[flow/run.sh]
#!/bin/bash
# the make line also repeats each setting of config.mk as NAME=value (left out here)
make -C /OpenROAD-flow-scripts/flow DESIGN_CONFIG=/design/flow/config.mk WORK_HOME=/design/flow/orfs CLKGATE_MAP_FILE= finish
[flow/config.mk]
export PLATFORM = sky130hd
export DESIGN_NAME = fixed_point_alu
export DESIGN_NICKNAME = fixed_point_alu
export VERILOG_FILES = /design/flow/design.v
export SDC_FILE = /design/flow/constraint.sdc
export NUM_CORES = 4
export LEC_CHECK = 0
export CAP_MARGIN = 20
export CORE_ASPECT_RATIO = 0.84
export CORE_MARGIN = 2
export CORE_UTILIZATION = 64
export HOLD_SLACK_MARGIN = -0.01
export MIN_ROUTING_LAYER = met1
export PLACE_DENSITY_LB_ADDON = 0.05
export SETUP_SLACK_MARGIN = 5.0
export SLEW_MARGIN = 20
export TNS_END_PERCENT = 35
[flow/constraint.sdc]
create_clock -name core_clock -period 75.3 [get_ports {clk}]
set_input_delay 15.0600 -clock core_clock [delete_from_list [all_inputs] [get_ports {clk}]]
set_output_delay 15.0600 -clock core_clock [all_outputs]
set_load 0.01 [all_outputs]
[flow/design.v]
module fixed_point_alu (
    input clk,
    input rst,
    input [1:0] op,           
    input signed [15:0] a,    
    input signed [15:0] b,    
    output reg signed [23:0] out,   
    output reg overflow       
);
    localparam Q8_MAX_POS = 16'sh7FFF;    
    localparam Q8_MAX_NEG = 16'sh8000;    
    localparam Q16_MAX_POS = 24'sh7FFFFF;  
    localparam Q16_MAX_NEG = 24'sh800000;  
    reg signed [31:0] mul_result;   
    reg signed [23:0] add_sub_result;
    always @(posedge clk or posedge rst) begin
        if (rst) begin
            out <= 0;
            overflow <= 0;
        end else begin
            case (op)
                2'b00: begin
                    add_sub_result = a + b;
                    if ((a > 0 && b > 0 && add_sub_result < 0) || 
                        (a < 0 && b < 0 && add_sub_result > 0)) begin
                        overflow <= 1;
                        out <= (a[15] == 1) ? Q16_MAX_NEG : Q16_MAX_POS;
                    end else begin
                        overflow <= 0;
                        out <= { {8{add_sub_result[15]}}, add_sub_result };  
                    end
                end
                2'b01: begin
                    add_sub_result = a - b;
                    if ((a > 0 && b < 0 && add_sub_result < 0) || 
                        (a < 0 && b > 0 && add_sub_result > 0)) begin
                        overflow <= 1;
                        out <= (a[15] == 1) ? Q16_MAX_NEG : Q16_MAX_POS;
                    end else begin
                        overflow <= 0;
                        out <= { {8{add_sub_result[15]}}, add_sub_result };  
                    end
                end
               2'b10: begin
    mul_result = a * b;   
    if ($signed(mul_result[31:8]) > $signed(Q16_MAX_POS)) begin
        overflow <= 1;
        out <= Q16_MAX_POS;
    end else if ($signed(mul_result[31:8]) < $signed(Q16_MAX_NEG)) begin
        overflow <= 1;
        out <= Q16_MAX_NEG;
    end else begin
        overflow <= 0;
        out <= mul_result[31:8];   
    end
end
                2'b11: begin
                    if (b == 0) begin   
                        overflow <= 1;
                        out <= (a[15] == 1) ? Q16_MAX_NEG : Q16_MAX_POS;
                    end else begin
                        out <= (a << 8) / b;
                        overflow <= 0;
                    end
                end
                default: begin
                    out <= 0;
                    overflow <= 0;
                end
            endcase
        end
    end
endmodule
==> out/metrics.yaml, run 1 <==
status:
  status: "finished clean"
synthesis:
  ys_sh_xor_pct: 8.11
  yosys_register_bits: 25
  avgSynthCellArea_sq_um: 7.49
  syn-cell-area_sq_um: 30200
  yosysSeqAreaShare_pct: 2.07
  syn_inst: 4031
  yosysMostFrequentCell: "nand2_1"
  async_reset_ff_share_pct: 100
  edf_count: 0
  yosys.area.top_type: "fa_1"
  synth-area-yosys_sq_um: 30200
  flop_cell: "dfrtp_1"
  yosysUniqueCellTypes: 107
  top_logic_kind: "adder cells"
  fa_ha_area_share_pct: 34.4
  yosys.area_share.aoi_pct: 25.4
  ys_sh_simple_pct: 20.8
  synth.area.mux_share_pct: 2.24
  ys_cells: 4031
  synthDominantCellAreaShare_pct: 17.5
  yosys_warnings: 1
  common_cells: "nand2_1 (436), ha_1 (407), inv_1 (393), nor2_1 (331), fa_1 (264)"
  topCellsByArea: "fa_1 (17%), ha_1 (17%), xnor2_1 (5.7%)"
clocking:
  cts_root_buffer: "clkbuf_16"
  clock_sinks: 25
  clkTransAtPathRegs_ns: 0.09
  cts_buffers: 3
  cts_buffer_depth: 2
  cts_tree: "yes"
  htree_levels: 1
setup_path:
  critPathRequiredTime_ns: 75.44
  critPathMaxFanout: 41
  path_depth: 207
  endpoint: "out[6]$_DFF_PP0_"
  startpoint: "b[15]"
  crit_type: "input port to register"
  slowest_delay_ns: 0.60
  endpoint_kind: "register"
  crit_path_frequent_cell: "ha_1"
  start_kind: "input port"
  crit_family: "AND-OR/OR-AND gates"
  slowest_stage: "or4_1"
  critPathArrivalTime_ns: 68.19
  crit_buf_inv: 18
floorplanning:
  die_area_sq_um: 49000
  die_h_um: 203
  rows: 72
  ios: 61
  initCoreUtil_pct: 65.2
  fp.dieW_um: 241
  core-area_sq_um: 46300
finish:
  nFillCells: 4018
  post-route-util_pct: 70.0
  comb_area_sq_um: 28200
  fin_area_sq_um: 32400
  syn2layout_area_growth_pct: 7.36
  nNetsFinal: 4771
  register_area_sq_um: 626
  finalNonFillerCells: 4693
global_routing:
  antenna_found_initial: 1
  groute.usage.overall_pct: 45.1
  overflow: 0
  grt_max_degree: 42
  grt_pass1_wl_um: 171000
  first_global_vias: 29800
final_timing:
  fmax_ghz: 0.0147
  worst_pin_slew_ns: 1.13
  slew_headroom_pct: 24.3
  min_period_over_period_pct: 90.4
  drv_slew: 0
  rsz0062_at_grt: "no"
  min_period_ns: 68.05
  report.final.hold_viol_count: 0
  setup_tns_ns: 0
  setup_viol: 0
routing:
  wl_per_cell_um: 23.8
  drcViolationCount: 0
  drt_iter0_markers: 4066
  ant_nets: 0
  via_count: 31900
  first_pass_iters: 8
  drt_wl_total_um: 112000
  viasPerCell: 6.79
flow_run:
  warning_count: 45
  maxCapViolations: 0
placed_design:
  post_dp_cell_area_sq_um: 31700
  dp_hpwl_um: 86800
  portBuffers: 60
  place_congestion: 1.12
  place_inst: 4669
worst_hold_path:
  hold_class: "input port to asynchronous set/reset pin"
## stage by stage
step	setup slack, ns	hold WS (ns)
after floorplan	10.73	15.09
after global placement	3.72	15.56
after detailed placement	2.34	15.56
after CTS	5.13	15.24
after global routing	4.63	15.24
final	7.25	15.23
## layer usage
layer  part of all wire, %  global-route usage (%)  routed length [um]  vias to the layer above
met4                   4.1                    13.6                4560                        2
met1                    41                    65.6               45600                    15000
met2                    39                    63.8               43800                     2269
met3                    16                    13.2               17700                      337
met5                 0.012                       0                  13                        -
li1                      -                       -                   -                    14300
## repair_timing
item	in CTS	in global routing
endpoints found under the setup margin	24	24
pin swaps	0	9
gates resized	19	89
gates cloned	0	4
hold buffers	0	0
buffers inserted	0	15
## final cells by class
class	count	area share, %
well taps	629	2.43
repair buffers	144	3.77
clock inverters	1	0.0231
diodes	1	0.00772
inverters	395	4.60
multi-input cells	3495	87.0
clock buffers	3	0.231
flip-flops and latches	25	1.93
==> run 2, diff against run 1 <==
Settings changed: ABC_AREA set to 1, CELL_PAD_IN_SITES_GLOBAL_PLACEMENT set to 3, CORE_ASPECT_RATIO 0.84 to not set, CORE_MARGIN 2 to 5, CORE_UTILIZATION 64 to 40, CTS_CLUSTER_SIZE set to 20, GPL_ROUTABILITY_DRIVEN set to 0, HOLD_SLACK_MARGIN -0.01 to not set, MIN_ROUTING_LAYER met1 to met2, PLACE_DENSITY_LB_ADDON 0.05 to not set, SETUP_SLACK_MARGIN 5.0 to not set, TNS_END_PERCENT 35 to not set.
Clock period 75.3 ns to 72.4 ns, I/O delays scaled along.
==> out/metrics.yaml, run 2 <==
status:
  status: "finished clean"  # unchanged
setup_path:
  crit_type: "input port to register"  # unchanged
  slowest_stage: "a21oi_4"  # was or4_1
  endpoint_kind: "register"  # unchanged
  crit_path_frequent_cell: "nand2_1"  # was ha_1
  critPathRequiredTime_ns: 72.51  # was 75.44 ns
  startpoint: "a[1]"  # was b[15]
  critPathMaxFanout: 28  # was 41
  slowest_delay_ns: 0.74  # was 0.60 ns
  crit_family: "AND-OR/OR-AND gates"  # unchanged
  crit_buf_inv: 61  # was 18
  critPathArrivalTime_ns: 67.57  # was 68.19 ns
  endpoint: "out[10]$_DFF_PP0_"  # was out[6]$_DFF_PP0_
  start_kind: "input port"  # unchanged
  path_depth: 404  # was 207
synthesis:
  syn-cell-area_sq_um: 29400  # was 30,200 sq um
  top_logic_kind: "adder cells"  # unchanged
  yosys.area.top_type: "fa_1"  # unchanged
  yosysMostFrequentCell: "nand2_1"  # unchanged
  synthDominantCellAreaShare_pct: 18.0  # was 17.5%
  yosys.area_share.aoi_pct: 13.4  # was 25.4%
  edf_count: 0  # unchanged
  ys_sh_simple_pct: 28.1  # was 20.8%
  yosys_register_bits: 25  # unchanged
  ys_cells: 4407  # was 4,031
  fa_ha_area_share_pct: 35.3  # was 34.4%
  synth-area-yosys_sq_um: 29400  # was 30,200 sq um
  ys_sh_xor_pct: 6.73  # was 8.11%
  syn_inst: 4407  # was 4,031
  avgSynthCellArea_sq_um: 6.67  # was 7.49 sq um
  yosys_warnings: 1  # unchanged
  common_cells: "nand2_1 (1,152), inv_1 (814), ha_1 (407), fa_1 (264), a21oi_1 (229)"  # was nand2_1 (436), ha_1 (407), inv_1 (393), nor2_1 (331), fa_1 (264)
  topCellsByArea: "fa_1 (18%), ha_1 (17%), nand2_1 (15%)"  # was fa_1 (17%), ha_1 (17%), xnor2_1 (5.7%)
  yosysSeqAreaShare_pct: 2.13  # was 2.07%
  async_reset_ff_share_pct: 100  # unchanged
  flop_cell: "dfrtp_1"  # unchanged
  yosysUniqueCellTypes: 84  # was 107
  synth.area.mux_share_pct: 0.170  # was 2.24%
floorplanning:
  die_area_sq_um: 79000  # was 49,000 sq um
  ios: 61  # unchanged
  core-area_sq_um: 73000  # was 46,300 sq um
  initCoreUtil_pct: 40.3  # was 65.2%
  die_h_um: 281  # was 203 um
  fp.dieW_um: 281  # was 241 um
  rows: 99  # was 72
final_timing:
  slew_headroom_pct: 25.0  # was 24.3%
  min_period_ns: 67.46
  fmax_ghz: 0.0148
  min_period_over_period_pct: 93.2  # was 90.4%
  report.final.hold_viol_count: 0  # unchanged
  setup_tns_ns: 0  # unchanged
  setup_viol: 0  # unchanged
  drv_slew: 0  # unchanged
  worst_pin_slew_ns: 1.12  # was 1.13 ns
global_routing:
  overflow: 0  # unchanged
  grt_pass1_wl_um: 160000  # was 171,000 um
  first_global_vias: 42600  # was 29,800
  antenna_found_initial: 1  # unchanged
  groute.usage.overall_pct: 38.9  # was 45.1%
  grt_max_degree: 48  # was 42
placed_design:
  dp_hpwl_um: 82900  # was 86,800 um
  portBuffers: 60  # unchanged
  post_dp_cell_area_sq_um: 30900  # was 31,700 sq um
  place_inst: 5392  # was 4,669
routing:
  drt_wl_total_um: 106000  # was 112,000 um
  met3_length_um: 44500  # was 17,700 um
  via_count: 39700  # was 31,900
  highest_layer: "met5"  # unchanged
  drt-met1-wl_um: 0  # was 45,600 um
  drcViolationCount: 0  # unchanged
  viasPerCell: 7.26  # was 6.79
  dr_wl_met2_um: 51300  # was 43,800 um
  first_pass_iters: 9  # was 8
  wl_per_cell_um: 19.4  # was 23.8 um
  drt_iter0_markers: 5589  # was 4,066
  ant_nets: 0  # unchanged
clocking:
  clock_sinks: 25  # unchanged
  cts_hold_buf: 0  # unchanged
  cts_buffers: 3  # unchanged
  clkTransAtPathRegs_ns: 0.09  # about the same
  cts_root_buffer: "clkbuf_16"  # unchanged
  htree_levels: 1  # unchanged
  cts_tree: "yes"  # unchanged
  cts_buffer_depth: 2  # unchanged
flow_run:
  warning_count: 47  # was 45
  maxCapViolations: 0  # unchanged
worst_hold_path:
  hold_class: "input port to asynchronous set/reset pin"  # unchanged
finish:
  syn2layout_area_growth_pct: 8.54  # was 7.36%
  fin_area_sq_um: 31900  # was 32,400 sq um
  nNetsFinal: 5206  # was 4,771
  finalNonFillerCells: 5464  # was 4,693
-- run 2: what timing repair did --
action                                  CTS  global route
setup buffers                             0            53
gates resized                             0           127
endpoints found under the setup margin    0            24
-- run 2: layout make-up --
type	instances	area (sq um)
fill	7983	41000
multi-input combinational	3427	25100
inverter	867	3320
timing repair buffer	174	1540
tap	959	1200
sequential	25	626
clock buffer	4	78.8
antenna	7	17.5
timing repair inverter	1	7.51
-- run 2: layer usage --
metal,vias to the layer above,GRT usage (%)
met1,14500,-
met2,10200,45.5
met5,-,16.6
li1,14000,-
met4,51,3.53
met3,912,56.7
-- run 2: through the flow --
step / worst slack, ns / hold WS [ns] / utilization (%)
2_1_floorplan: 10.28 / 14.51 / -
3_5_place_dp: 0.700 / 15.01 / 42.3
4_1_cts: 0.881 / 14.70 / 42.5
5_1_grt: -0.184 / 14.76 / 43.7
6_report: 4.94 / 14.73 / 43.8
3_3_place_gp: 1.47 / 15.01 / 42.3
==> run 3, diff against run 2 <==
Settings changed: ABC_AREA 1 to not set, CELL_PAD_IN_SITES_GLOBAL_PLACEMENT 3 to not set, CORE_ASPECT_RATIO set to 0.53, CORE_MARGIN 5 to 2, CORE_UTILIZATION 40 to 68, CTS_CLUSTER_SIZE 20 to 21, GPL_ROUTABILITY_DRIVEN 0 to not set, MAX_ROUTING_LAYER set to met5, MIN_ROUTING_LAYER met2 to not set, PLACE_DENSITY set to 0.61, SETUP_SLACK_MARGIN set to 5.0, TNS_END_PERCENT set to 95.
Clock period 72.4 ns to 57.9 ns, I/O delays scaled along.
==> out/metrics.yaml, run 3 <==
synthesis:
  yosysMostFrequentCell: "nand2_1"  # unchanged
  avgSynthCellArea_sq_um: 7.49  # was 6.67 sq um
  syn-cell-area_sq_um: 30200  # was 29,400 sq um
  yosys_register_bits: 25  # unchanged
  yosys_warnings: 1  # unchanged
  yosys.area_share.aoi_pct: 25.4  # was 13.4%
  edf_count: 0  # unchanged
  synth-area-yosys_sq_um: 30200  # was 29,400 sq um
  topCellsByArea: "fa_1 (17%), ha_1 (17%), xnor2_1 (5.7%)"  # was fa_1 (18%), ha_1 (17%), nand2_1 (15%)
  synthDominantCellAreaShare_pct: 17.5  # was 18.0%
  flop_cell: "dfrtp_1"  # unchanged
  top_logic_kind: "adder cells"  # unchanged
  fa_ha_area_share_pct: 34.4  # was 35.3%
  ys_cells: 4031  # was 4,407
  async_reset_ff_share_pct: 100  # unchanged
  syn_inst: 4031  # was 4,407
  synth.area.mux_share_pct: 2.24  # was 0.170%
  ys_sh_xor_pct: 8.11  # was 6.73%
  yosysSeqAreaShare_pct: 2.07  # was 2.13%
  common_cells: "nand2_1 (436), ha_1 (407), inv_1 (393), nor2_1 (331), fa_1 (264)"  # was nand2_1 (1,152), inv_1 (814), ha_1 (407), fa_1 (264), a21oi_1 (229)
  yosys.area.top_type: "fa_1"  # unchanged
  yosysUniqueCellTypes: 107  # was 84
  ys_sh_simple_pct: 20.8  # was 28.1%
placed_design:
  portBuffers: 60  # unchanged
  pre_cts_ws_ns: -3.45  # was 0.700 ns
  place_congestion: 1.26
  dp_hpwl_um: 104000  # was 82,900 um
floorplanning:
  die_area_sq_um: 46200  # was 79,000 sq um
  die_h_um: 157  # was 281 um
  ios: 61  # unchanged
  core-area_sq_um: 44000  # was 73,000 sq um
  fp.dieW_um: 294  # was 281 um
  rows: 56  # was 99
  initCoreUtil_pct: 68.6  # was 40.3%
clocking:
  cts_root_buffer: "clkbuf_16"  # unchanged
  cts_buffer_depth: 2  # unchanged
  clock_sinks: 25  # unchanged
  cts_hold_buf: 0  # unchanged
  htree_levels: 1  # unchanged
  cts_buffers: 3  # unchanged
status:
  status: "stopped before the end"  # was finished clean
  lastStage: "global routing (5_1_grt)"
  tool.error: "[ERROR DPL-0038] Utilization greater than 100%, impossible to legalize"
## run 3: per-stage QoR
stage | TNS (ns) | cells | hold WS (ns) | cell area, sq um
after CTS | 0 | 5221 | 11.90 | 40000
after floorplan | 0 | 4066 | 11.61 | 31900
after global placement | -38.38 | 4809 | 12.16 | 34300
after detailed placement | -73.61 | 4809 | 12.21 | 34300
## run 3: what timing repair did
item,in CTS
gates cloned,8
buffers inserted,400
pin swaps,306
setup endpoints to repair,24
gates resized,521
==> run 4, diff against run 3 <==
Settings changed: ABC_AREA set to 1, CORE_ASPECT_RATIO 0.53 to not set, CTS_CLUSTER_DIAMETER set to 336, CTS_CLUSTER_SIZE 21 to 33, MAX_ROUTING_LAYER met5 to not set, PLACE_DENSITY 0.61 to not set, SETUP_SLACK_MARGIN 5.0 to not set, TNS_END_PERCENT 95 to not set.
Clock period 57.9 ns to 56.3 ns, I/O delays scaled along.
==> out/metrics.yaml, run 4 <==
clocking:
  htree_levels: 1  # unchanged
  cts_buffers: 3  # unchanged
  cts_hold_buf: 0  # unchanged
  cts_root_buffer: "clkbuf_16"  # unchanged
  clock_sinks: 25  # unchanged
  cts_buffer_depth: 2  # unchanged
synthesis:
  fa_ha_area_share_pct: 35.3  # was 34.4%
  flop_cell: "dfrtp_1"  # unchanged
  async_reset_ff_share_pct: 100  # unchanged
  ys_sh_simple_pct: 28.1  # was 20.8%
  synth-area-yosys_sq_um: 29400  # was 30,200 sq um
  yosys.area.top_type: "fa_1"  # unchanged
  yosys_register_bits: 25  # unchanged
  top_logic_kind: "adder cells"  # unchanged
  yosysUniqueCellTypes: 84  # was 107
  syn_inst: 4407  # was 4,031
  ys_cells: 4407  # was 4,031
  yosys.area_share.aoi_pct: 13.4  # was 25.4%
  edf_count: 0  # unchanged
  avgSynthCellArea_sq_um: 6.67  # was 7.49 sq um
  common_cells: "nand2_1 (1,152), inv_1 (814), ha_1 (407), fa_1 (264), a21oi_1 (229)"  # was nand2_1 (436), ha_1 (407), inv_1 (393), nor2_1 (331), fa_1 (264)
  yosysSeqAreaShare_pct: 2.13  # was 2.07%
  ys_sh_xor_pct: 6.73  # was 8.11%
  syn-cell-area_sq_um: 29400  # was 30,200 sq um
  synthDominantCellAreaShare_pct: 18.0  # was 17.5%
  yosysMostFrequentCell: "nand2_1"  # unchanged
  yosys_warnings: 1  # unchanged
  synth.area.mux_share_pct: 0.170  # was 2.24%
  topCellsByArea: "fa_1 (18%), ha_1 (17%), nand2_1 (15%)"  # was fa_1 (17%), ha_1 (17%), xnor2_1 (5.7%)
placed_design:
  dp_hpwl_um: 89800  # was 104,000 um
  place_inst: 5973  # was 4,809
  portBuffers: 60  # unchanged
  place_congestion: 1.07  # was 1.26
  post_dp_cell_area_sq_um: 38100  # was 34,300 sq um
  pre_cts_ws_ns: -3.45  # about the same
status:
  lastStage: "global routing (5_1_grt)"  # unchanged
  tool.error: "[ERROR GRT-0116] Global routing finished with congestion. Check the congestion regions in the DRC Viewer."  # was [ERROR DPL-0038] Utilization greater than 100%, impossible to legalize
  status: "stopped before the end"  # unchanged
floorplanning:
  ios: 61  # unchanged
  die_h_um: 212  # was 157 um
  core-area_sq_um: 42900  # was 44,000 sq um
  rows: 76  # was 56
  die_area_sq_um: 44900  # was 46,200 sq um
  initCoreUtil_pct: 68.6  # about the same
  fp.dieW_um: 212  # was 294 um
global_routing:
  groute.usage.overall_pct: 87.7
  overflow: 622
run 4: repair_timing:
action	in CTS
setup endpoints to repair	24
resized	242
setup buffers	231
pin swaps	186
gates cloned	3
run 4: metal layers:
| layer | GRT overflow | global-route usage [%] |
|---|---|---|
| met5 | 7 | 57.0 |
| met1 | 45 | 86.2 |
| met2 | 347 | 100 |
| met4 | 174 | 90.3 |
| met3 | 49 | 76.0 |
run 4: per-stage QoR:
step | hold WS (ns) | TNS [ns]
after floorplan | 11.29 | -0.0529
after global placement | 11.65 | -8.27
after detailed placement | 11.67 | -71.79
after CTS | 11.36 | -4.81
==> run 5, diff against run 4 <==
Settings changed: ABC_AREA 1 to not set, CORE_UTILIZATION 68 to 58, CTS_CLUSTER_DIAMETER 336 to not set, CTS_CLUSTER_SIZE 33 to not set, SETUP_SLACK_MARGIN set to 5.0.
Clock period 56.3 ns to 33.8 ns, I/O delays scaled along.
==> out/metrics.yaml, run 5 <==
status:
  status: "stopped before the end"  # unchanged
  lastStage: "global routing (5_1_grt)"  # unchanged
  tool.error: "[ERROR GRT-0232] Routing congestion too high. Check the congestion heatmap in the GUI."  # was [ERROR GRT-0116] Global routing finished with congestion. Check the congestion regions in the DRC Viewer.
clocking:
  clock_sinks: 25  # unchanged
  cts_buffer_depth: 2  # unchanged
  cts_buffers: 3  # unchanged
  htree_levels: 1  # unchanged
  cts_hold_buf: 0  # unchanged
  cts_root_buffer: "clkbuf_16"  # unchanged
synthesis:
  common_cells: "nand2_1 (436), ha_1 (407), inv_1 (393), nor2_1 (331), fa_1 (264)"  # was nand2_1 (1,152), inv_1 (814), ha_1 (407), fa_1 (264), a21oi_1 (229)
  ys_sh_simple_pct: 20.8  # was 28.1%
  yosysSeqAreaShare_pct: 2.07  # was 2.13%
  yosysUniqueCellTypes: 107  # was 84
  async_reset_ff_share_pct: 100  # unchanged
  top_logic_kind: "adder cells"  # unchanged
  syn_inst: 4031  # was 4,407
  avgSynthCellArea_sq_um: 7.49  # was 6.67 sq um
  yosys.area.top_type: "fa_1"  # unchanged
  ys_sh_xor_pct: 8.11  # was 6.73%
  synth-area-yosys_sq_um: 30200  # was 29,400 sq um
  flop_cell: "dfrtp_1"  # unchanged
  syn-cell-area_sq_um: 30200  # was 29,400 sq um
  edf_count: 0  # unchanged
  yosys_warnings: 1  # unchanged
  yosys.area_share.aoi_pct: 25.4  # was 13.4%
  synth.area.mux_share_pct: 2.24  # was 0.170%
  synthDominantCellAreaShare_pct: 17.5  # was 18.0%
  topCellsByArea: "fa_1 (17%), ha_1 (17%), xnor2_1 (5.7%)"  # was fa_1 (18%), ha_1 (17%), nand2_1 (15%)
  fa_ha_area_share_pct: 34.4  # was 35.3%
  yosysMostFrequentCell: "nand2_1"  # unchanged
  ys_cells: 4031  # was 4,407
  yosys_register_bits: 25  # unchanged
global_routing:
  overflow: 186
  groute.usage.overall_pct: 81.5
floorplanning:
  die_h_um: 232  # was 212 um
  core-area_sq_um: 51400  # was 42,900 sq um
  die_area_sq_um: 53900  # was 44,900 sq um
  initCoreUtil_pct: 58.8  # was 68.6%
  rows: 83  # was 76
  fp.dieW_um: 232  # was 212 um
  ios: 61  # unchanged
placed_design:
  post_dp_cell_area_sq_um: 42100  # was 38,100 sq um
  place_congestion: 1.08  # was 1.07
  dp_hpwl_um: 111000  # was 89,800 um
  place_inst: 5917  # was 5,973
  portBuffers: 60  # unchanged
[run 5: metal layers]
layer  GRT usage (%)  overflow
met1            79.9         1
met2            97.1       118
met3            68.0         4
met4            83.5        63
met5            39.1         0
[run 5: metrics by stage]
step | setup WS [ns] | hold WS (ns)
floorplan | -14.48 | 6.79
global placement | -17.34 | 7.17
detailed placement | -18.62 | 7.18
CTS | -14.84 | 6.89
[run 5: what timing repair did]
action,CTS
pin swaps,257
gates resized,407
setup buffers,180
endpoints found under the setup margin,24
cloned,5
==> run 6, diff against run 5 <==
Settings changed: ABC_AREA set to 1, CORE_ASPECT_RATIO set to 0.5, CORE_MARGIN 2 to 10, CORE_UTILIZATION 58 to 25, CTS_CLUSTER_DIAMETER set to 332, CTS_CLUSTER_SIZE set to 99, SETUP_SLACK_MARGIN 5.0 to -1.2, TNS_END_PERCENT set to 5.
Clock period 33.8 ns to 60.0 ns, I/O delays scaled along.
==> out/metrics.yaml, run 6 <==
synthesis:
  ys_cells: 4407  # was 4,031
  ys_sh_xor_pct: 6.73  # was 8.11%
  synth-area-yosys_sq_um: 29400  # was 30,200 sq um
  ys_sh_simple_pct: 28.1  # was 20.8%
  async_reset_ff_share_pct: 100  # unchanged
  yosys.area_share.aoi_pct: 13.4  # was 25.4%
  yosysMostFrequentCell: "nand2_1"  # unchanged
  flop_cell: "dfrtp_1"  # unchanged
  yosys_register_bits: 25  # unchanged
  synth.area.mux_share_pct: 0.170  # was 2.24%
  yosysSeqAreaShare_pct: 2.13  # was 2.07%
  topCellsByArea: "fa_1 (18%), ha_1 (17%), nand2_1 (15%)"  # was fa_1 (17%), ha_1 (17%), xnor2_1 (5.7%)
  synthDominantCellAreaShare_pct: 18.0  # was 17.5%
  yosysUniqueCellTypes: 84  # was 107
  fa_ha_area_share_pct: 35.3  # was 34.4%
  syn_inst: 4407  # was 4,031
  yosys.area.top_type: "fa_1"  # unchanged
  yosys_warnings: 1  # unchanged
  common_cells: "nand2_1 (1,152), inv_1 (814), ha_1 (407), fa_1 (264), a21oi_1 (229)"  # was nand2_1 (436), ha_1 (407), inv_1 (393), nor2_1 (331), fa_1 (264)
  top_logic_kind: "adder cells"  # unchanged
  edf_count: 0  # unchanged
  syn-cell-area_sq_um: 29400  # was 30,200 sq um
  avgSynthCellArea_sq_um: 6.67  # was 7.49 sq um
worst_hold_path:
  hold_class: "input port to asynchronous set/reset pin"
placed_design:
  dp_hpwl_um: 80900  # was 111,000 um
  portBuffers: 60  # unchanged
  place_congestion: 0.934  # was 1.08
  place_inst: 6855  # was 5,917
final_timing:
  fmax_ghz: 0.0170
  min_period_over_period_pct: 98.0
  worst_pin_slew_ns: 0.892
  rsz0062_at_grt: "yes"
  slew_headroom_pct: 40.5
  report.final.hold_viol_count: 0
  min_period_ns: 58.81
  drv_slew: 0
  setup_viol: 0
clocking:
  cts_buffers: 3  # unchanged
  htree_levels: 1  # unchanged
  cts_tree: "yes"
  clock_sinks: 25  # unchanged
  clkTransAtPathRegs_ns: 0.10
  cts_buffer_depth: 2  # unchanged
  cts_hold_buf: 0  # unchanged
  cts_root_buffer: "clkbuf_16"  # unchanged
flow_run:
  warning_count: 46
  maxCapViolations: 0
routing:
  drcViolationCount: 0
  via_count: 30900
  drt_wl_total_um: 97900
  first_pass_iters: 5
  wl_per_cell_um: 14.1
  viasPerCell: 4.46
  antenna_cells: 0
  ant_nets: 0
  drt_iter0_markers: 1467
setup_path:
  crit_type: "input port to register"
  slowest_delay_ns: 0.46
  path_depth: 410
  slowest_stage: "clkdlybuf4s50_1"
  endpoint_kind: "register"
  startpoint: "b[1]"
  start_kind: "input port"
  critPathArrivalTime_ns: 58.96
  critPathRequiredTime_ns: 60.15
  endpoint: "out[18]$_DFF_PP0_"
  crit_path_frequent_cell: "nand2_2"
  critPathMaxFanout: 7
  crit_family: "AND-OR/OR-AND gates"
  crit_buf_inv: 64
finish:
  finalNonFillerCells: 6918
  nNetsFinal: 6051
  syn2layout_area_growth_pct: 37.1
  nFillCells: 12500
floorplanning:
  core-area_sq_um: 116000  # was 51,400 sq um
  rows: 88  # was 83
  die_h_um: 263  # was 232 um
  initCoreUtil_pct: 25.3  # was 58.8%
  fp.dieW_um: 505  # was 232 um
  ios: 61  # unchanged
  die_area_sq_um: 133000  # was 53,900 sq um
global_routing:
  antenna_found_initial: 2
  grt_max_degree: 28
  grt_pass1_wl_um: 152000
  first_global_vias: 28700
  overflow: 0
  groute.usage.overall_pct: 13.7
status:
  status: "finished clean"  # was stopped before the end
[run 6: what timing repair did]
action,in CTS,in global routing
setup buffers,0,70
resized,0,422
endpoints found under the setup margin,0,24
[run 6: final cells by class]
cell class / count / area [sq um] / share of cell area, %
flip-flops and latches: 25 / 626 / 1.55
clock inverters: 1 / 8.76 / 0.0217
inverters: 867 / 3280 / 8.14
clock buffers: 3 / 75.1 / 0.186
multi-input cells: 3422 / 26400 / 65.5
well taps: 1575 / 1970 / 4.89
repair buffers: 1025 / 7950 / 19.7
[run 6: per-stage QoR]
step	worst slack, ns	util [%]	TNS (ns)	area, sq um	hold WS (ns)
floorplan	0.363	-	0	29500	12.03
global placement	0.113	32.8	0	38000	12.53
detailed placement	-0.947	32.8	-9.34	38000	12.53
CTS	-0.878	32.8	-7.81	38100	12.23
global route	-3.02	34.7	-55.71	40300	12.25
finish	1.19	34.7	0	40300	12.19
[run 6: per-layer routing]
metal	wire [um]	vias to the layer above	global-route usage (%)
li1	-	15700	-
met1	44600	14400	18.8
met2	46700	627	23.9
met3	3810	133	0.476
met4	2720	2	2.99
met5	17	-	0
==> run 7, diff against run 6 <==
Settings changed: CORE_ASPECT_RATIO 0.5 to 0.93, CORE_MARGIN 10 to 2, CORE_UTILIZATION 25 to 57, CTS_CLUSTER_DIAMETER 332 to 139, CTS_CLUSTER_SIZE 99 to 95, SETUP_SLACK_MARGIN -1.2 to not set, TNS_END_PERCENT 5 to 15.
Clock period 60.0 ns to 35.6 ns, I/O delays scaled along.
==> out/metrics.yaml, run 7 <==
finish:
  finalNonFillerCells: 6455  # was 6,918
  post-route-util_pct: 84.5  # was 34.7%
  register_area_sq_um: 626  # unchanged
  comb_area_sq_um: 27300  # was 26,400 sq um
  syn2layout_area_growth_pct: 46.9  # was 37.1%
  nFillCells: 3137  # was 12,500
  nNetsFinal: 6457  # was 6,051
setup_path:
  slowest_stage: "a21oi_4"  # was clkdlybuf4s50_1
  crit_path_frequent_cell: "nand2_2"  # unchanged
  crit_family: "AND-OR/OR-AND gates"  # unchanged
  startpoint: "a[3]"  # was b[1]
  crit_type: "input port to register"  # unchanged
  critPathArrivalTime_ns: 58.24  # was 58.96 ns
  crit_buf_inv: 80  # was 64
  endpoint_kind: "register"  # unchanged
  critPathMaxFanout: 8  # was 7
  critPathRequiredTime_ns: 35.76  # was 60.15 ns
  path_depth: 400  # was 410
  endpoint: "out[18]$_DFF_PP0_"  # unchanged
  slowest_delay_ns: 0.42  # was 0.46 ns
  start_kind: "input port"  # unchanged
clocking:
  cts_hold_buf: 0  # unchanged
  clock_sinks: 25  # unchanged
  cts_tree: "yes"  # unchanged
  htree_levels: 1  # unchanged
  clkTransAtPathRegs_ns: 0.10  # about the same
  cts_buffers: 3  # unchanged
  cts_buffer_depth: 2  # unchanged
  cts_root_buffer: "clkbuf_16"  # unchanged
final_timing:
  min_period_over_period_pct: 163  # was 98.0%
  final.setup.worst_slack_ns: -22.48  # was 1.19 ns
  rsz0062_at_grt: "yes"  # unchanged
  slew_headroom_pct: 6.45  # was 40.5%
  setup_viol: 24  # was 0
  setup_tns_ns: -527.30  # was 0 ns
  min_period_ns: 58.08
  report.final.hold_viol_count: 0  # unchanged
  fmax_ghz: 0.0172
  drv_slew: 0  # unchanged
  worst_pin_slew_ns: 1.39  # was 0.892 ns
synthesis:
  yosys_warnings: 1  # unchanged
  topCellsByArea: "fa_1 (18%), ha_1 (17%), nand2_1 (15%)"  # unchanged
  yosysUniqueCellTypes: 84  # unchanged
  edf_count: 0  # unchanged
  top_logic_kind: "adder cells"  # unchanged
  common_cells: "nand2_1 (1,152), inv_1 (814), ha_1 (407), fa_1 (264), a21oi_1 (229)"  # unchanged
  yosysSeqAreaShare_pct: 2.13  # unchanged
  synth.area.mux_share_pct: 0.170  # unchanged
  async_reset_ff_share_pct: 100  # unchanged
  avgSynthCellArea_sq_um: 6.67  # unchanged
  yosysMostFrequentCell: "nand2_1"  # unchanged
  fa_ha_area_share_pct: 35.3  # unchanged
  ys_sh_simple_pct: 28.1  # unchanged
  yosys.area.top_type: "fa_1"  # unchanged
  ys_cells: 4407  # unchanged
  syn-cell-area_sq_um: 29400  # unchanged
  ys_sh_xor_pct: 6.73  # unchanged
  synthDominantCellAreaShare_pct: 18.0  # unchanged
  flop_cell: "dfrtp_1"  # unchanged
  yosys_register_bits: 25  # unchanged
  yosys.area_share.aoi_pct: 13.4  # unchanged
  synth-area-yosys_sq_um: 29400  # unchanged
  syn_inst: 4407  # unchanged
floorplanning:
  die_h_um: 223  # was 263 um
  die_area_sq_um: 53400  # was 133,000 sq um
  ios: 61  # unchanged
  core-area_sq_um: 51100  # was 116,000 sq um
  initCoreUtil_pct: 57.5  # was 25.3%
  rows: 80  # was 88
  fp.dieW_um: 240  # was 505 um
routing:
  ant_nets: 0  # unchanged
  drt_wl_total_um: 133000  # was 97,900 um
  drt_iter0_markers: 4227  # was 1,467
  drcViolationCount: 0  # unchanged
  wl_per_cell_um: 20.5  # was 14.1 um
  via_count: 37500  # was 30,900
  first_pass_iters: 7  # was 5
  viasPerCell: 5.81  # was 4.46
placed_design:
  place_congestion: 1.06  # was 0.934
  dp_hpwl_um: 82500  # was 80,900 um
  place_inst: 6153  # was 6,855
  portBuffers: 60  # unchanged
  pre_cts_ws_ns: -19.76  # was -0.947 ns
global_routing:
  groute.usage.overall_pct: 40.5  # was 13.7%
  grt_max_degree: 28  # unchanged
  antenna_found_initial: 11  # was 2
  overflow: 0  # unchanged
  grt_pass1_wl_um: 172000  # was 152,000 um
  first_global_vias: 34100  # was 28,700
worst_hold_path:
  hold_class: "input port to asynchronous set/reset pin"  # unchanged
flow_run:
  maxCapViolations: 0  # unchanged
  warning_count: 50  # was 46
status:
  so_faults: "negative setup slack"
  status: "failed layout checks"  # was finished clean
-- run 7: area by class of cell --
| cell class | instances | share of cell area, % |
|---|---|---|
| inverters | 867 | 7.70 |
| well taps | 697 | 2.02 |
| repair buffers | 1431 | 25.5 |
| multi-input cells | 3422 | 63.1 |
| clock buffers | 3 | 0.174 |
| diodes | 9 | 0.0521 |
| clock inverters | 1 | 0.0174 |
| flip-flops and latches | 25 | 1.45 |
-- run 7: through the flow --
stage                     instance area, sq um  hold WS [ns]
after floorplan                          30300          7.15
after global placement                   38900          7.54
after detailed placement                 38900          7.55
after CTS                                41100          7.25
after global routing                     43200          7.32
final                                    43200          7.28
-- run 7: what timing repair did --
| action | CTS | global route |
|---|---|---|
| setup endpoints to repair | 24 | 24 |
| pin swaps | 179 | 253 |
| gates resized | 157 | 364 |
| buffers inserted | 200 | 88 |
-- run 7: metal layers --
metal	wire, um	part of all wire [%]	GRT usage (%)
met5	53	0.040	0
met4	12400	9.4	19.2
met3	18000	14	5.98
met2	55800	42	67.5
met1	46300	35	51.4
==> run 8, diff against run 7 <==
Settings changed: CORE_ASPECT_RATIO 0.93 to not set, CORE_UTILIZATION 57 to 71, CTS_CLUSTER_DIAMETER 139 to 373, CTS_CLUSTER_SIZE 95 to 100, PLACE_DENSITY set to 0.37, TNS_END_PERCENT 15 to not set.
Clock period 35.6 ns to 34.1 ns, I/O delays scaled along.
==> out/metrics.yaml, run 8 <==
floorplanning:
  fp.dieW_um: 208  # was 240 um
  rows: 74  # was 80
  core-area_sq_um: 40800  # was 51,100 sq um
  die_area_sq_um: 43100  # was 53,400 sq um
  initCoreUtil_pct: 72.0  # was 57.5%
  ios: 61  # unchanged
  die_h_um: 208  # was 223 um
synthesis:
  yosys.area.top_type: "fa_1"  # unchanged
  top_logic_kind: "adder cells"  # unchanged
  synthDominantCellAreaShare_pct: 18.0  # unchanged
  ys_sh_simple_pct: 28.1  # unchanged
  syn-cell-area_sq_um: 29400  # unchanged
  yosys_register_bits: 25  # unchanged
  yosys.area_share.aoi_pct: 13.4  # unchanged
  yosysUniqueCellTypes: 84  # unchanged
  fa_ha_area_share_pct: 35.3  # unchanged
  async_reset_ff_share_pct: 100  # unchanged
  ys_sh_xor_pct: 6.73  # unchanged
  yosysSeqAreaShare_pct: 2.13  # unchanged
  yosysMostFrequentCell: "nand2_1"  # unchanged
  synth-area-yosys_sq_um: 29400  # unchanged
  yosys_warnings: 1  # unchanged
  synth.area.mux_share_pct: 0.170  # unchanged
  flop_cell: "dfrtp_1"  # unchanged
  edf_count: 0  # unchanged
  ys_cells: 4407  # unchanged
  topCellsByArea: "fa_1 (18%), ha_1 (17%), nand2_1 (15%)"  # unchanged
  syn_inst: 4407  # unchanged
  avgSynthCellArea_sq_um: 6.67  # unchanged
  common_cells: "nand2_1 (1,152), inv_1 (814), ha_1 (407), fa_1 (264), a21oi_1 (229)"  # unchanged
placed_design:
  dp_hpwl_um: 109000  # was 82,500 um
  post_dp_cell_area_sq_um: 38800  # was 38,900 sq um
  place_congestion: 1.11  # was 1.06
  portBuffers: 60  # unchanged
status:
  lastStage: "clock tree synthesis (4_1_cts)"
  tool.error: "[ERROR DPL-0033] detailed placement checks failed during check placement."
  status: "stopped before the end"  # was failed layout checks
[run 8: per-stage QoR]
stage | setup slack [ns] | TNS, ns | hold slack [ns] | instances
2_1_floorplan | -17.23 | -398.28 | 6.85 | 4442
3_3_place_gp | -17.66 | -414.76 | 7.44 | 5956
3_5_place_dp | -23.93 | -565.05 | 7.48 | 5956
==> run 9, diff against run 8 <==
Settings changed: CAP_MARGIN 20 to 35, CORE_ASPECT_RATIO set to 1.84, CORE_MARGIN 2 to 4, CORE_UTILIZATION 71 to 58, CTS_CLUSTER_DIAMETER 373 to not set, CTS_CLUSTER_SIZE 100 to 21, GPL_ROUTABILITY_DRIVEN set to 0, GPL_TIMING_DRIVEN set to 0, MAX_ROUTING_LAYER set to met4, MIN_ROUTING_LAYER set to met1, PLACE_DENSITY 0.37 to 0.75, SETUP_SLACK_MARGIN set to 5.0, SLEW_MARGIN 20 to 10, TNS_END_PERCENT set to 95.
Clock period 34.1 ns to 97.7 ns, I/O delays scaled along.
==> out/metrics.yaml, run 9 <==
synthesis:
  synth.area.mux_share_pct: 0.170  # unchanged
  ys_sh_xor_pct: 6.73  # unchanged
  avgSynthCellArea_sq_um: 6.67  # unchanged
  fa_ha_area_share_pct: 35.3  # unchanged
  ys_sh_simple_pct: 28.1  # unchanged
  async_reset_ff_share_pct: 100  # unchanged
  yosysMostFrequentCell: "nand2_1"  # unchanged
  syn-cell-area_sq_um: 29400  # unchanged
  yosys_warnings: 1  # unchanged
  synthDominantCellAreaShare_pct: 18.0  # unchanged
  topCellsByArea: "fa_1 (18%), ha_1 (17%), nand2_1 (15%)"  # unchanged
  syn_inst: 4407  # unchanged
  edf_count: 0  # unchanged
  synth-area-yosys_sq_um: 29400  # unchanged
  ys_cells: 4407  # unchanged
  yosys.area_share.aoi_pct: 13.4  # unchanged
  common_cells: "nand2_1 (1,152), inv_1 (814), ha_1 (407), fa_1 (264), a21oi_1 (229)"  # unchanged
  yosysUniqueCellTypes: 84  # unchanged
  yosysSeqAreaShare_pct: 2.13  # unchanged
  yosys_register_bits: 25  # unchanged
  yosys.area.top_type: "fa_1"  # unchanged
  flop_cell: "dfrtp_1"  # unchanged
  top_logic_kind: "adder cells"  # unchanged
finish:
  nFillCells: 4766
  fin_area_sq_um: 31300
  finalNonFillerCells: 5140
  comb_area_sq_um: 24800
  syn2layout_area_growth_pct: 6.28
  register_area_sq_um: 626
  nNetsFinal: 5226
setup_path:
  crit_path_frequent_cell: "nand2_1"
  critPathRequiredTime_ns: 97.85
  endpoint_kind: "register"
  critPathArrivalTime_ns: 78.45
  critPathMaxFanout: 12
  slowest_delay_ns: 1.04
  crit_type: "input port to register"
  path_depth: 414
  endpoint: "out[18]$_DFF_PP0_"
  startpoint: "b[0]"
  crit_buf_inv: 68
  slowest_stage: "clkdlybuf4s50_1"
  crit_family: "AND-OR/OR-AND gates"
  start_kind: "input port"
routing:
  viasPerCell: 5.81
  first_pass_iters: 6
  via_count: 29800
  wl_per_cell_um: 19.3
  drcViolationCount: 0
  drt_iter0_markers: 1858
  drt_wl_total_um: 99100
  ant_nets: 0
clocking:
  cts_tree: "yes"
  clkTransAtPathRegs_ns: 0.08
  cts_root_buffer: "clkbuf_16"
  htree_levels: 1
  cts_resized: 0
  cts_setup_buffers: 0
  clock_sinks: 25
  cts_hold_buf: 0
  cts_buffer_depth: 2
  cts_buffers: 3
floorplanning:
  core-area_sq_um: 50000  # was 40,800 sq um
  fp.dieW_um: 174  # was 208 um
  die_h_um: 313  # was 208 um
  die_area_sq_um: 54500  # was 43,100 sq um
  initCoreUtil_pct: 58.8  # was 72.0%
  ios: 61  # unchanged
  rows: 111  # was 74
final_timing:
  rsz0062_at_grt: "no"
  fmax_ghz: 0.0128
  min_period_over_period_pct: 80.1
  slew_headroom_pct: 34.4
  setup_viol: 0
  drv_slew: 0
  setup_tns_ns: 0
  worst_pin_slew_ns: 0.984
  report.final.hold_viol_count: 0
  min_period_ns: 78.30
flow_run:
  maxCapViolations: 0
  warning_count: 45
global_routing:
  groute.usage.overall_pct: 36.9
  antenna_found_initial: 0
  grt_pass1_wl_um: 154000
  grt_max_degree: 26
  overflow: 0
  first_global_vias: 30700
placed_design:
  portBuffers: 60  # unchanged
  post_dp_cell_area_sq_um: 31200  # was 38,800 sq um
  place_inst: 5135  # was 5,956
  dp_hpwl_um: 83200  # was 109,000 um
status:
  status: "finished clean"  # was stopped before the end
worst_hold_path:
  hold_class: "input port to asynchronous set/reset pin"
## run 9: per-stage QoR
| stage | setup slack [ns] | hold WS (ns) | utilization, % |
|---|---|---|---|
| finish | 19.40 | 19.59 | 62.5 |
| CTS | 19.95 | 19.60 | 62.5 |
| floorplan | 30.52 | 19.57 | - |
| detailed placement | 19.80 | 19.91 | 62.3 |
| global placement | 18.91 | 20.21 | 61.8 |
| global route | 13.62 | 19.65 | 62.5 |
## run 9: layout make-up
| class | instances | area share [%] |
|---|---|---|
| multi-input cells | 3422 | 79.2 |
| clock buffers | 3 | 0.240 |
| clock inverters | 1 | 0.0160 |
| well taps | 621 | 2.49 |
| diodes | 1 | 0.00801 |
| inverters | 867 | 10.5 |
| plain buffers | 128 | 2.87 |
| flip-flops and latches | 25 | 2.00 |
| repair buffers | 72 | 2.71 |
## run 9: per-layer routing
layer  routed length [um]  up-vias  global-route usage (%)
met1                31100    13800                    32.6
li1                     -    14100                       -
met5                    0        -                       -
met3                 5350      725                    4.32
met2                49700     1244                    66.3
met4                12900        0                    36.3
==> run 10, diff against run 9 <==
Settings changed: ABC_AREA 1 to not set, CAP_MARGIN 35 to 20, CORE_ASPECT_RATIO 1.84 to not set, CORE_MARGIN 4 to 2, CORE_UTILIZATION 58 to 70, CTS_CLUSTER_SIZE 21 to 24, GPL_ROUTABILITY_DRIVEN 0 to not set, GPL_TIMING_DRIVEN 0 to not set, MAX_ROUTING_LAYER met4 to not set, MIN_ROUTING_LAYER met1 to not set, PLACE_DENSITY 0.75 to not set, SETUP_SLACK_MARGIN 5.0 to not set, SLEW_MARGIN 10 to 20, TNS_END_PERCENT 95 to not set.
Clock period 97.7 ns to 20.3 ns, I/O delays scaled along.
==> out/metrics.yaml, run 10 <==
synthesis:
  ys_sh_xor_pct: 8.11  # was 6.73%
  yosys_register_bits: 25  # unchanged
  ys_cells: 4031  # was 4,407
  avgSynthCellArea_sq_um: 7.49  # was 6.67 sq um
  yosys.area_share.aoi_pct: 25.4  # was 13.4%
  ys_sh_simple_pct: 20.8  # was 28.1%
  flop_cell: "dfrtp_1"  # unchanged
  top_logic_kind: "adder cells"  # unchanged
  synth.area.mux_share_pct: 2.24  # was 0.170%
  syn-cell-area_sq_um: 30200  # was 29,400 sq um
  fa_ha_area_share_pct: 34.4  # was 35.3%
  yosysMostFrequentCell: "nand2_1"  # unchanged
  synthDominantCellAreaShare_pct: 17.5  # was 18.0%
  yosysSeqAreaShare_pct: 2.07  # was 2.13%
  synth-area-yosys_sq_um: 30200  # was 29,400 sq um
  yosys_warnings: 1  # unchanged
  topCellsByArea: "fa_1 (17%), ha_1 (17%), xnor2_1 (5.7%)"  # was fa_1 (18%), ha_1 (17%), nand2_1 (15%)
  yosysUniqueCellTypes: 107  # was 84
  yosys.area.top_type: "fa_1"  # unchanged
  common_cells: "nand2_1 (436), ha_1 (407), inv_1 (393), nor2_1 (331), fa_1 (264)"  # was nand2_1 (1,152), inv_1 (814), ha_1 (407), fa_1 (264), a21oi_1 (229)
  edf_count: 0  # unchanged
  async_reset_ff_share_pct: 100  # unchanged
  syn_inst: 4031  # was 4,407
floorplanning:
  fp.dieW_um: 212  # was 174 um
  die_area_sq_um: 44800  # was 54,500 sq um
  core-area_sq_um: 42800  # was 50,000 sq um
  initCoreUtil_pct: 70.6  # was 58.8%
  rows: 76  # was 111
  ios: 61  # unchanged
  die_h_um: 212  # was 313 um
status:
  status: "stopped before the end"  # was finished clean
  lastStage: "clock tree synthesis (4_1_cts)"
  tool.error: "[ERROR DPL-0038] Utilization greater than 100%, impossible to legalize"
placed_design:
  place_congestion: 1.13
  portBuffers: 60  # unchanged
  dp_hpwl_um: 133000  # was 83,200 um
  pre_cts_ws_ns: -31.04  # was 19.80 ns
## run 10: through the flow
stage          utilization (%)  instances  cell area [sq um]
3_5_place_dp              97.8       5784              41800
3_3_place_gp              97.8       5784              41800
2_1_floorplan                -       4066              31900
==> run 11, diff against run 10 <==
Settings changed: ABC_AREA set to 1, CORE_ASPECT_RATIO set to 1.26, CORE_UTILIZATION 70 to 68, CTS_CLUSTER_DIAMETER set to 41, CTS_CLUSTER_SIZE 24 to 21, MAX_ROUTING_LAYER set to met5, PLACE_DENSITY set to 0.62, SETUP_SLACK_MARGIN set to -2.0, TNS_END_PERCENT set to 95.
Clock period 20.3 ns to 53.7 ns, I/O delays scaled along.
==> out/metrics.yaml, run 11 <==
synthesis:
  yosysMostFrequentCell: "nand2_1"  # unchanged
  yosys.area_share.aoi_pct: 13.4  # was 25.4%
  flop_cell: "dfrtp_1"  # unchanged
  avgSynthCellArea_sq_um: 6.67  # was 7.49 sq um
  common_cells: "nand2_1 (1,152), inv_1 (814), ha_1 (407), fa_1 (264), a21oi_1 (229)"  # was nand2_1 (436), ha_1 (407), inv_1 (393), nor2_1 (331), fa_1 (264)
  yosysUniqueCellTypes: 84  # was 107
  edf_count: 0  # unchanged
  synthDominantCellAreaShare_pct: 18.0  # was 17.5%
  yosys_warnings: 1  # unchanged
  synth-area-yosys_sq_um: 29400  # was 30,200 sq um
  yosys.area.top_type: "fa_1"  # unchanged
  ys_cells: 4407  # was 4,031
  top_logic_kind: "adder cells"  # unchanged
  syn_inst: 4407  # was 4,031
  fa_ha_area_share_pct: 35.3  # was 34.4%
  syn-cell-area_sq_um: 29400  # was 30,200 sq um
  yosysSeqAreaShare_pct: 2.13  # was 2.07%
  ys_sh_simple_pct: 28.1  # was 20.8%
  yosys_register_bits: 25  # unchanged
  async_reset_ff_share_pct: 100  # unchanged
  topCellsByArea: "fa_1 (18%), ha_1 (17%), nand2_1 (15%)"  # was fa_1 (17%), ha_1 (17%), xnor2_1 (5.7%)
  synth.area.mux_share_pct: 0.170  # was 2.24%
  ys_sh_xor_pct: 6.73  # was 8.11%
placed_design:
  post_dp_cell_area_sq_um: 38700  # was 41,800 sq um
  dp_hpwl_um: 94800  # was 133,000 um
  portBuffers: 60  # unchanged
  place_congestion: 1.09  # was 1.13
  place_inst: 6025  # was 5,784
status:
  tool.error: "[ERROR GRT-0116] Global routing finished with congestion. Check the congestion regions in the DRC Viewer."  # was [ERROR DPL-0038] Utilization greater than 100%, impossible to legalize
  lastStage: "global routing (5_1_grt)"  # was clock tree synthesis (4_1_cts)
  status: "stopped before the end"  # unchanged
clocking:
  clock_sinks: 25
  cts_root_buffer: "clkbuf_16"
  cts_buffers: 3
  cts_buffer_depth: 2
  cts_hold_buf: 0
  htree_levels: 1
floorplanning:
  ios: 61  # unchanged
  initCoreUtil_pct: 68.8  # was 70.6%
  fp.dieW_um: 189  # was 212 um
  die_area_sq_um: 44900  # was 44,800 sq um
  die_h_um: 237  # was 212 um
  core-area_sq_um: 42800  # about the same
  rows: 85  # was 76
global_routing:
  groute.usage.overall_pct: 87.7
  overflow: 607
==> run 11: routing by layer <==
layer  overflow  track usage, %
met5          2            43.5
met3         24            76.0
met1         30            84.4
met2        350             101
met4        201            94.6
==> run 11: repair_timing <==
| item | 4_1_cts |
|---|---|
| buffers inserted | 187 |
| pin swaps | 138 |
| cloned | 1 |
| resized | 187 |
| setup endpoints to repair | 24 |
==> run 11: metrics by stage <==
| stage | TNS (ns) | setup WS [ns] | hold slack [ns] |
|---|---|---|---|
| floorplan | -34.35 | -2.05 | 10.77 |
| global placement | -50.44 | -2.54 | 11.22 |
| CTS | -74.11 | -3.63 | 10.91 |
| detailed placement | -148.34 | -6.63 | 11.21 |
==> run 12, diff against run 11 <==
Settings changed: CORE_ASPECT_RATIO 1.26 to not set, CORE_UTILIZATION 68 to 69, CTS_CLUSTER_DIAMETER 41 to not set, CTS_CLUSTER_SIZE 21 to 95, MAX_ROUTING_LAYER met5 to not set, PLACE_DENSITY 0.62 to not set, SETUP_SLACK_MARGIN -2.0 to not set, TNS_END_PERCENT 95 to not set.
Clock period 53.7 ns to 63.1 ns, I/O delays scaled along.
==> out/metrics.yaml, run 12 <==
synthesis:
  ys_cells: 4407  # unchanged
  top_logic_kind: "adder cells"  # unchanged
  async_reset_ff_share_pct: 100  # unchanged
  yosysUniqueCellTypes: 84  # unchanged
  yosysSeqAreaShare_pct: 2.13  # unchanged
  topCellsByArea: "fa_1 (18%), ha_1 (17%), nand2_1 (15%)"  # unchanged
  ys_sh_xor_pct: 6.73  # unchanged
  synth.area.mux_share_pct: 0.170  # unchanged
  synth-area-yosys_sq_um: 29400  # unchanged
  yosys_register_bits: 25  # unchanged
  avgSynthCellArea_sq_um: 6.67  # unchanged
  synthDominantCellAreaShare_pct: 18.0  # unchanged
  edf_count: 0  # unchanged
  yosys.area.top_type: "fa_1"  # unchanged
  syn_inst: 4407  # unchanged
  fa_ha_area_share_pct: 35.3  # unchanged
  yosys_warnings: 1  # unchanged
  yosys.area_share.aoi_pct: 13.4  # unchanged
  flop_cell: "dfrtp_1"  # unchanged
  ys_sh_simple_pct: 28.1  # unchanged
  yosysMostFrequentCell: "nand2_1"  # unchanged
  common_cells: "nand2_1 (1,152), inv_1 (814), ha_1 (407), fa_1 (264), a21oi_1 (229)"  # unchanged
  syn-cell-area_sq_um: 29400  # unchanged
floorplanning:
  die_h_um: 210  # was 237 um
  core-area_sq_um: 42000  # was 42,800 sq um
  die_area_sq_um: 44300  # was 44,900 sq um
  rows: 75  # was 85
  fp.dieW_um: 210  # was 189 um
  ios: 61  # unchanged
  initCoreUtil_pct: 70.0  # was 68.8%
clocking:
  cts_root_buffer: "clkbuf_16"  # unchanged
  cts_tree: "yes"
  cts_buffer_depth: 2  # unchanged
  cts_hold_buf: 0  # unchanged
  htree_levels: 1  # unchanged
  clock_sinks: 25  # unchanged
  cts_buffers: 3  # unchanged
  clkTransAtPathRegs_ns: 0.08
final_timing:
  min_period_over_period_pct: 96.7
  whs_ns: 12.71
  min_period_ns: 61.04
  slew_headroom_pct: 26.3
  setup_viol: 0
  report.final.hold_viol_count: 0
  drv_slew: 0
  worst_pin_slew_ns: 1.10
  fmax_ghz: 0.0164
setup_path:
  startpoint: "b[0]"
  crit_type: "input port to register"
  endpoint: "out[14]$_DFF_PP0_"
  critPathArrivalTime_ns: 61.09
  start_kind: "input port"
  crit_family: "AND-OR/OR-AND gates"
  endpoint_kind: "register"
  crit_path_frequent_cell: "nand2_1"
  critPathRequiredTime_ns: 63.16
  slowest_delay_ns: 0.36
  critPathMaxFanout: 12
  crit_buf_inv: 56
  slowest_stage: "ha_1"
  path_depth: 408
routing:
  drcViolationCount: 0
  via_count: 30800
  wl_per_cell_um: 18.4
  drt_wl_total_um: 95900
  viasPerCell: 5.90
  first_pass_iters: 8
  drt_iter0_markers: 3029
  ant_nets: 0
global_routing:
  first_global_vias: 28400
  overflow: 0
  antenna_found_initial: 3
  grt_max_degree: 32
  groute.usage.overall_pct: 41.0
  grt_pass1_wl_um: 145000
placed_design:
  dp_hpwl_um: 72200  # was 94,800 um
  post_dp_cell_area_sq_um: 31100  # was 38,700 sq um
  portBuffers: 60  # unchanged
  place_congestion: 1.00  # was 1.09
finish:
  syn2layout_area_growth_pct: 15.2
  fin_area_sq_um: 33900
  nNetsFinal: 5377
  nFillCells: 3135
flow_run:
  warning_count: 47
  maxCapViolations: 0
status:
  status: "finished clean"  # was stopped before the end
worst_hold_path:
  hold_class: "input port to asynchronous set/reset pin"
[run 12: area by class of cell]
type	instances	area [sq um]	share of cell area (%)
diodes	1	2.50	0.00739
clock buffers	3	75.1	0.222
clock inverters	1	7.51	0.0222
inverters	867	3300	9.74
multi-input cells	3426	26300	77.7
flip-flops and latches	25	626	1.85
well taps	539	674	1.99
repair buffers	344	2850	8.41
repair inverters	3	21.3	0.0628
[run 12: routing by layer]
metal  track usage [%]  vias up  share of wire [%]
met5                 0        -              0.019
met2              65.4     1717                 44
met1              54.8    14200                 39
met3              6.69      425                 11
li1                  -    14400                  -
met4              18.4        2                5.9
[run 12: timing repair]
item / 4_1_cts / 5_1_grt
cloned: 3 / 7
pin swaps: 4 / 178
gates resized: 21 / 399
setup endpoints to repair: 24 / 24
buffers inserted: 9 / 112
[run 12: through the flow]
stage	setup WS [ns]	setup TNS (ns)	util, %	cells
5_1_grt	-1.44	-26.82	80.6	5208
2_1_floorplan	2.84	0	-	4442
3_5_place_dp	-1.87	-30.48	74.0	5073
4_1_cts	0.0159	0	74.6	5089
3_3_place_gp	-0.341	-1.80	74.0	5073
6_report	2.06	0	80.6	5209
==> run 13, diff against run 12 <==
Settings changed: CORE_UTILIZATION 69 to 65, CTS_CLUSTER_DIAMETER set to 345, CTS_CLUSTER_SIZE 95 to not set, SETUP_SLACK_MARGIN set to -1.31, TNS_END_PERCENT set to 35.
Clock period 63.1 ns to 52.7 ns, I/O delays scaled along.
==> out/metrics.yaml, run 13 <==
global_routing:
  groute.usage.overall_pct: 77.4
  overflow: 10
synthesis:
  syn_inst: 4407  # unchanged
  ys_sh_xor_pct: 6.73  # unchanged
  fa_ha_area_share_pct: 35.3  # unchanged
  ys_cells: 4407  # unchanged
  topCellsByArea: "fa_1 (18%), ha_1 (17%), nand2_1 (15%)"  # unchanged
  avgSynthCellArea_sq_um: 6.67  # unchanged
  synth.area.mux_share_pct: 0.170  # unchanged
  yosys_warnings: 1  # unchanged
  yosys.area.top_type: "fa_1"  # unchanged
  ys_sh_simple_pct: 28.1  # unchanged
  async_reset_ff_share_pct: 100  # unchanged
  yosys_register_bits: 25  # unchanged
  yosysMostFrequentCell: "nand2_1"  # unchanged
  synth-area-yosys_sq_um: 29400  # unchanged
  yosysUniqueCellTypes: 84  # unchanged
  edf_count: 0  # unchanged
  top_logic_kind: "adder cells"  # unchanged
  common_cells: "nand2_1 (1,152), inv_1 (814), ha_1 (407), fa_1 (264), a21oi_1 (229)"  # unchanged
  synthDominantCellAreaShare_pct: 18.0  # unchanged
  flop_cell: "dfrtp_1"  # unchanged
  yosys.area_share.aoi_pct: 13.4  # unchanged
  yosysSeqAreaShare_pct: 2.13  # unchanged
  syn-cell-area_sq_um: 29400  # unchanged
floorplanning:
  rows: 77  # was 75
  die_area_sq_um: 47000  # was 44,300 sq um
  initCoreUtil_pct: 66.2  # was 70.0%
  ios: 61  # unchanged
  die_h_um: 217  # was 210 um
  fp.dieW_um: 217  # was 210 um
  core-area_sq_um: 44400  # was 42,000 sq um
placed_design:
  pre_cts_ws_ns: -5.73  # was -1.87 ns
  dp_hpwl_um: 89600  # was 72,200 um
  place_congestion: 1.06  # was 1.00
  post_dp_cell_area_sq_um: 38900  # was 31,100 sq um
  portBuffers: 60  # unchanged
  place_inst: 6035  # was 5,073
status:
  lastStage: "global routing (5_1_grt)"
  tool.error: "[ERROR GRT-0232] Routing congestion too high. Check the congestion heatmap in the GUI."
  status: "stopped before the end"  # was finished clean
clocking:
  cts_buffers: 3  # unchanged
  cts_buffer_depth: 2  # unchanged
  cts_root_buffer: "clkbuf_16"  # unchanged
  htree_levels: 1  # unchanged
  clock_sinks: 25  # unchanged
-- run 13: timing repair --
item                       in CTS
setup endpoints to repair      24
setup buffers                  39
pin swaps                      54
resized                        54
hold buffers                    0
-- run 13: metal layers --
metal  GRT overflow  GRT usage (%)
met3              0           61.2
met2              4           94.5
met5              0           39.6
met4              6           76.6
met1              0           77.0
-- run 13: stage by stage --
| step | hold slack [ns] | TNS [ns] |
|---|---|---|
| after CTS | 10.87 | -95.93 |
| after detailed placement | 11.18 | -125.38 |
| after global placement | 11.16 | -61.72 |
| after floorplan | 10.57 | -41.53 |
